## build 46
// CONV
module  CONV(
	input				clk,
	input				rst_n,
	input 				mode,
	input       		in_valid,
	output reg			out_valid,
	output 		[13:0] 	AWADDR,
	output		 [7:0] 	AWLEN,
	output 				AWVALID,
	input 				AWREADY,
	output reg  [31:0]	WDATA,
	output 				WVALID,
	input 				WREADY,
	output 		[13:0] 	ARADDR,
	output 		 [7:0] 	ARLEN,
	output 				ARVALID,
	input 				ARREADY,
	input		[31:0] 	RDATA,
	input 				RVALID,
	output reg			RREADY
);
Settings: LEC_CHECK=0, ABC_AREA=0, CAP_MARGIN=20, CELL_PAD_IN_SITES_DETAIL_PLACEMENT=0, CORE_MARGIN=2, CORE_UTILIZATION=72, CTS_CLUSTER_DIAMETER=99, GPL_ROUTABILITY_DRIVEN=1, PLACE_DENSITY=0.67, SETUP_SLACK_MARGIN=-0.5, SLEW_MARGIN=20; clock period 6.64 ns.
run.sh (not shown) runs the stock make flow with config.mk's settings and CLKGATE_MAP_FILE=.
Build 46: aborted in global routing (5_1_grt) (tool error)
Inputs modified between build 46 and build 93:
Settings: SETUP_SLACK_MARGIN now 1.11, was -0.5; the clock period (ns, I/O delays scaled along) now 8.4, was 6.64.
## What came out
- The remaining runs in build 46 and build 93 completed every stage, whereas build 46 halted early.
- Build 46 did not run to completion, as it errored out during global routing (5_1_grt).
- From build 93 to build 46, proportion of register bits with asynchronous set or reset after synthesis did not move at all.
- Build 93 vs. build 46: instance area after placement went down; number of gates given a new drive strength after cts went up.
- Note that the number of cells in the design after placement recorded for build 93 amounts to 0.942 times the value seen in build 46.
- Build 46 -> build 93: maximum root-to-sink buffer count delta 0, exact match
- Synthesized area came out exactly the same in build 46 and build 93.
### build 93 -> build 1
Settings: SETUP_SLACK_MARGIN now -0.51, was 1.11; ABC_AREA no longer set, was 0; CTS_CLUSTER_DIAMETER no longer set, was 99; CELL_PAD_IN_SITES_DETAIL_PLACEMENT no longer set, was 0; PLACE_DENSITY no longer set, was 0.67; GPL_ROUTABILITY_DRIVEN no longer set, was 1; the clock period (ns, I/O delays scaled along) now 6.74, was 8.4.
--- outcome ---
- Build 93 and build 1: one clean run, build 93; the rest did not finish clean.
- In build 1 the implementation completed, yet the final layout does not meet the checks, the culprit being negative setup slack.
- Build 1 ended up with a higher number of antenna diodes than build 93 did.
- Of build 1 and build 93, build 93 shows the lower post-synthesis to final-layout area growth, with build 1 above it.
- Compared to build 93, build 1 has sequential share of layout area 0.24 points lower.
- Count of placed standard cells including taps: build 1 and build 93 compared, lower one is build 93
- Comparing build 1 and build 93, wire length of the first global-routing pass is higher on build 1.
- Critical path depth in build 1 is 45% above build 93.
Input changes introduced in build 73 (baseline for comparison: build 1):
Settings: SETUP_SLACK_MARGIN now 2.01, was -0.51; CORE_UTILIZATION now 68, was 72; PLACE_DENSITY_LB_ADDON now 0.06, previously not set.
--- outcome ---
- Of the runs build 73 and build 1, none of them finished clean.
- Build 1: flow complete, layout not clean; failing: negative setup slack
- Number of cell instances on the worst register-to-register path (higher): build 1
- Compared to build 1, build 73 has summed area of non-filler cells in the final layout 0.0014 mm^2 higher.
For build 47, these inputs were changed with respect to build 73:
Settings: changing CORE_UTILIZATION from 68 to 40; removing SETUP_SLACK_MARGIN (formerly 2.01); removing PLACE_DENSITY_LB_ADDON (formerly 0.06); changing the clock period (ns, I/O delays scaled along) from 6.74 to 7.8.
Notes after the runs:
The run showing the greater worst setup slack is build 47.
Build 47 reached the end of the flow, and the finished layout is clean on the timing, design-rule and antenna checks.
Diff build 73 -> build 47: top fanout value on the critical path up 2, post-route fraction of the period consumed by the critical path down 16 points, wire length on met1 up 1.9 mm.
Endpoint of the worst setup timing path: product[24] -> build 47, product[35] -> build 73
Global-route wire length before repair (build 73 / build 47): 1.08
Met3 demand-to-capacity share in global routing delta for build 47 relative to build 73: 4.5 points lower
Build 47 vs build 73, count of buffers added by post-CTS timing repair for setup went down by 36.
In the metrics for build 47 and build 73, the one carrying the higher area overhead of the layout relative to synthesis is build 73.
Number of nets in the finished design | build 47 below build 73
Per the comparison of build 47 with build 73, routed wire length shows a reduction of 17%; clock buffer count in the final layout shows an increase of 3.

========
Starting RTL as in the previous note.
clock: 8.47 ns
lec_check: 0
abc_area: 0
cap_margin: 20
cell_pad_in_sites_detail_placement: 0
core_margin: 2
core_utilization: 72
cts_cluster_diameter: 99
gpl_routability_driven: 1
place_density: 0.67
setup_slack_margin: 1.02
slew_margin: 20
The first run produced a clean layout.
Next try:
- ABC_AREA: 0 -> unset
- CELL_PAD_IN_SITES_DETAIL_PLACEMENT: 0 -> unset
- CORE_UTILIZATION: 72 -> 40
- CTS_CLUSTER_DIAMETER: 99 -> unset
- GPL_ROUTABILITY_DRIVEN: 1 -> unset
- PLACE_DENSITY: 0.67 -> unset
- SETUP_SLACK_MARGIN: 1.02 -> unset
- clock period: 8.47 -> 8.0 ns (I/O delays scaled with it)
The new run passed the timing, design-rule and antenna checks.
Worst setup slack gets worse by 0.43 ns.
Die size climbs by well over a third.
Utilization drops by 38 points.
Non-clock buffer count climbs by 40.
Worst hold slack gets worse by 0.0057 ns.
Wire length drops by roughly a tenth.
Global-route usage drops by 18 points.
Final area drops slightly.
Next try:
- CORE_UTILIZATION: 40 -> 57
- clock period: 8.0 -> 7.02 ns (I/O delays scaled with it)
Effect: Now the flow completed and failed the layout checks on setup timing. Via count increases by 3.4%. Critical path depth drops by 2.
Next try:
- CORE_UTILIZATION: 57 -> 24
- clock period: 7.02 -> 7.8 ns (I/O delays scaled with it)
With this change the flow completed with no timing, DRC or antenna violations.
Setup slack gains 0.49 ns.
Register-to-register slack is better by 0.49 ns.
Non-clock buffer count drops by 76.
Cell area is lower by 1.3%.
Wire length came out lower by 2.1%.
Clock-buffer cell count went up by 2.
Critical path depth came out higher by 2.
Via count went down by 3.9%.
Synthesized area does not change.
Next try:
- CORE_UTILIZATION: 24 -> 72
- PLACE_DENSITY: unset -> 0.65
- SETUP_SLACK_MARGIN: unset -> -0.4
- clock period: 7.8 -> 6.74 ns (I/O delays scaled with it)
After rerunning: The new run finished but failed the layout checks on setup timing; via count went up by about a fifth; clock-buffer cell count went down by 3; flip-flop count stays the same; die area went down by well over a third; design area went up slightly; clock skew went up by 0.0053 ns; setup slack got worse by 1.6 ns; wire length went up by a quarter to a third; cell count went down by about a fifth.
Next try:
- CORE_UTILIZATION: 72 -> 68
- PLACE_DENSITY: 0.65 -> unset
- SETUP_SLACK_MARGIN: -0.4 -> unset
Outcome: The changed run completed and failed the layout checks on setup timing; setup slack improved by 0.46 ns; via count went down by a few percent; global-route usage went down by 3.4 points; wire length went down by roughly a tenth; worst hold slack got worse by 0.0049 ns; utilization went down by 4.1 points; critical path depth went up by 8.

========
== run 1 ==
Starting RTL as in the previous note.
Design CONV, start of the top module:
module  CONV(
	input				clk,
	input				rst_n,
	input 				mode,
	input       		in_valid,
	output reg			out_valid,
	output 		[13:0] 	AWADDR,
	output		 [7:0] 	AWLEN,
	output 				AWVALID,
	input 				AWREADY,
	output reg  [31:0]	WDATA,
	output 				WVALID,
	input 				WREADY,
	output 		[13:0] 	ARADDR,
	output 		 [7:0] 	ARLEN,
	output 				ARVALID,
	input 				ARREADY,
	input		[31:0] 	RDATA,
	input 				RVALID,
	output reg			RREADY
);
localparam WEIGHT1 	= 20'hABC2E;
localparam WEIGHT2 	= 20'hB52E2;
localparam WEIGHT3 	= 20'hAF5C4;
localparam WEIGHT4 	= 20'hE5518;
localparam WEIGHT5 	= 20'h71650;
localparam WEIGHT6 	= 20'hA938B;
localparam WEIGHT7 	= 20'h5251F;
localparam WEIGHT8 	= 20'h7DFC0;
localparam WEIGHT9 	= 20'hEB885;
localparam BIAS 	= 16'h1310;
localparam IDLE 	= 4'd0;
localparam CONV_K1 	= 4'd1;
localparam CONV_K2 	= 4'd2;
localparam CONV_K3 	= 4'd3;
localparam CONV_K4 	= 4'd4;
localparam CONV_K5 	= 4'd5;
localparam CONV_K6 	= 4'd6;
localparam CONV_K7 	= 4'd7;
localparam CONV_K8 	= 4'd8;
localparam CONV_K9 	= 4'd9;
localparam RELU 	= 4'd10;
localparam MUL 		= 4'd11;
localparam READ 	= 4'd12;
localparam WRITE_L0 = 4'd13;
localparam POOL 	= 4'd14;
localparam WRITE_L1 = 4'd15;
reg  		 [3:0] 	state_r, state_w, state_tmp;
reg  		 [5:0]	cnt_x, cnt_y;
reg					mode_;
wire 			 	is_up, is_down, is_left, is_right;
wire 				skip_mul;
wire 		[11:0] 	P1, P2, P3, P4, P5, P6, P7, P8, P9;
wire 		[15:0]  data_in;
wire 		[19:0] 	weight;
reg  signed	[35:0] 	product;
reg 				mul_fin;
  ...
==> flow/config.mk <==
export PLATFORM = sky130hd
export DESIGN_NAME = CONV
export DESIGN_NICKNAME = CONV
export VERILOG_FILES = /design/flow/design.v
export SDC_FILE = /design/flow/constraint.sdc
export NUM_CORES = 4
export LEC_CHECK = 0
export CAP_MARGIN = 20
export CORE_MARGIN = 2
export CORE_UTILIZATION = 71
export CTS_CLUSTER_SIZE = 37
export SETUP_SLACK_MARGIN = -0.51
export SLEW_MARGIN = 20
==> flow/constraint.sdc <==
create_clock -name core_clock -period 6.74 [get_ports {clk}]
set_input_delay 1.3480 -clock core_clock [delete_from_list [all_inputs] [get_ports {clk}]]
set_output_delay 1.3480 -clock core_clock [all_outputs]
set_load 0.01 [all_outputs]
Ran to the end and failed final checks on negative setup slack: run 1.
Changes in run 2 relative to run 1:
diff --git a/flow/config.mk b/flow/config.mk
--- a/flow/config.mk
+++ b/flow/config.mk
@@ -9,5 +9,3 @@
 export CORE_MARGIN = 2
-export CORE_UTILIZATION = 71
-export CTS_CLUSTER_SIZE = 37
-export SETUP_SLACK_MARGIN = -0.51
+export CORE_UTILIZATION = 40
 export SLEW_MARGIN = 20
==> flow/constraint.sdc <==
create_clock -name core_clock -period 5.86 [get_ports {clk}]
set_input_delay 1.1720 -clock core_clock [delete_from_list [all_inputs] [get_ports {clk}]]
set_output_delay 1.1720 -clock core_clock [all_outputs]
set_load 0.01 [all_outputs]
## What came out
Complete run, failing final checks: run 2, reason negative setup slack. Taking run 2 over run 1, the die area ratio works out to 1.8. Run 2 vs. run 1: number of global-route vias before repair decreased by 2380 relative to the old numbers.
Here is what was changed in the inputs of run 3 compared with run 2.
diff --git a/flow/config.mk b/flow/config.mk
--- a/flow/config.mk
+++ b/flow/config.mk
@@ -10,2 +10,3 @@
 export CORE_UTILIZATION = 40
+export MAX_ROUTING_LAYER = met4
 export SLEW_MARGIN = 20
==> flow/constraint.sdc <==
create_clock -name core_clock -period 4.31 [get_ports {clk}]
set_input_delay 0.8620 -clock core_clock [delete_from_list [all_inputs] [get_ports {clk}]]
set_output_delay 0.8620 -clock core_clock [all_outputs]
set_load 0.01 [all_outputs]
[summary]
- Delta (run 3 minus run 2): fmax went up, antenna diode count increased 1, sequential cell area essentially unchanged.
- Run 3 ends up with a required arrival time at the worst endpoint that is 1.55 ns lower than in run 2.
- Run 2 → run 3: non-clock buffer count now sits higher, worst hold margin now sits lower, estimated wirelength of the detail-placed design now sits at about the same level.
- The higher final routed wirelength across all metal layers of run 2 and run 3 is in run 3.
- To summarise run 3: no stage aborted, but the layout did not pass its checks, failing on negative setup slack.
--- input diff run 3..run 4 ---
diff --git a/flow/config.mk b/flow/config.mk
--- a/flow/config.mk
+++ b/flow/config.mk
@@ -8,5 +8,8 @@
 export CAP_MARGIN = 20
+export CELL_PAD_IN_SITES_DETAIL_PLACEMENT = 2
 export CORE_MARGIN = 2
-export CORE_UTILIZATION = 40
-export MAX_ROUTING_LAYER = met4
-export SLEW_MARGIN = 20
+export CORE_UTILIZATION = 71
+export HOLD_SLACK_MARGIN = 0.25
+export MAX_ROUTING_LAYER = met5
+export SLEW_MARGIN = 25
+export TNS_END_PERCENT = 60
==> results <==
- Run 4 never completed; the flow aborted with a tool error in detailed placement.
- Against run 3, run 4 comes in about 15% higher on placer's final routability congestion estimate.
- Between run 4 and run 3, the difference in post-synthesis cell type count is negligible.
- Reported for run 4 and run 3, synthesized cell count turned out identical to the last digit.
## Diff of input files: run 5 against run 4
==> flow/config.mk <==
export PLATFORM = sky130hd
export DESIGN_NAME = CONV
export DESIGN_NICKNAME = CONV
export VERILOG_FILES = /design/flow/design.v
export SDC_FILE = /design/flow/constraint.sdc
export NUM_CORES = 4
export LEC_CHECK = 0
export CAP_MARGIN = 20
export CORE_MARGIN = 2
export CORE_UTILIZATION = 71
export CTS_CLUSTER_SIZE = 31
export PLACE_DENSITY_LB_ADDON = 0.11
export SLEW_MARGIN = 20
==> flow/constraint.sdc <==
create_clock -name core_clock -period 6.74 [get_ports {clk}]
set_input_delay 1.3480 -clock core_clock [delete_from_list [all_inputs] [get_ports {clk}]]
set_output_delay 1.3480 -clock core_clock [all_outputs]
set_load 0.01 [all_outputs]
Notes after the runs:
No final results exist for run 5, since it was stopped by error ODB-0269 during global routing. In terms of number of cells produced by synthesis, run 4 and run 5 differ only marginally. Diff run 4 -> run 5: parity-gate share of the synthesized area counting xor and xnor cells essentially unchanged, die boundary width flat, final RePlAce weighted congestion lower.
> inputs changed (run 5 -> run 6)
diff --git a/flow/config.mk b/flow/config.mk
--- a/flow/config.mk
+++ b/flow/config.mk
@@ -9,5 +9,4 @@
 export CORE_MARGIN = 2
-export CORE_UTILIZATION = 71
-export CTS_CLUSTER_SIZE = 31
-export PLACE_DENSITY_LB_ADDON = 0.11
+export CORE_UTILIZATION = 72
 export SLEW_MARGIN = 20
+export TNS_END_PERCENT = 10
==> flow/constraint.sdc <==
create_clock -name core_clock -period 7.37 [get_ports {clk}]
set_input_delay 1.4740 -clock core_clock [delete_from_list [all_inputs] [get_ports {clk}]]
set_output_delay 1.4740 -clock core_clock [all_outputs]
set_load 0.01 [all_outputs]
Notes after the runs:
Number of post-CTS setup repair buffers (run 6 over run 5): decrease, 47. Compared with run 5, in run 6 placer's final routability congestion estimate fell by 0.88%; die boundary height fell by 0.68%; area of the chip fell by 1.4%. Reported for run 5 and run 6, count of H-tree levels built during CTS turned out identical to the last digit. Although run 6 finished all stages, its layout failed final checks on negative setup slack.
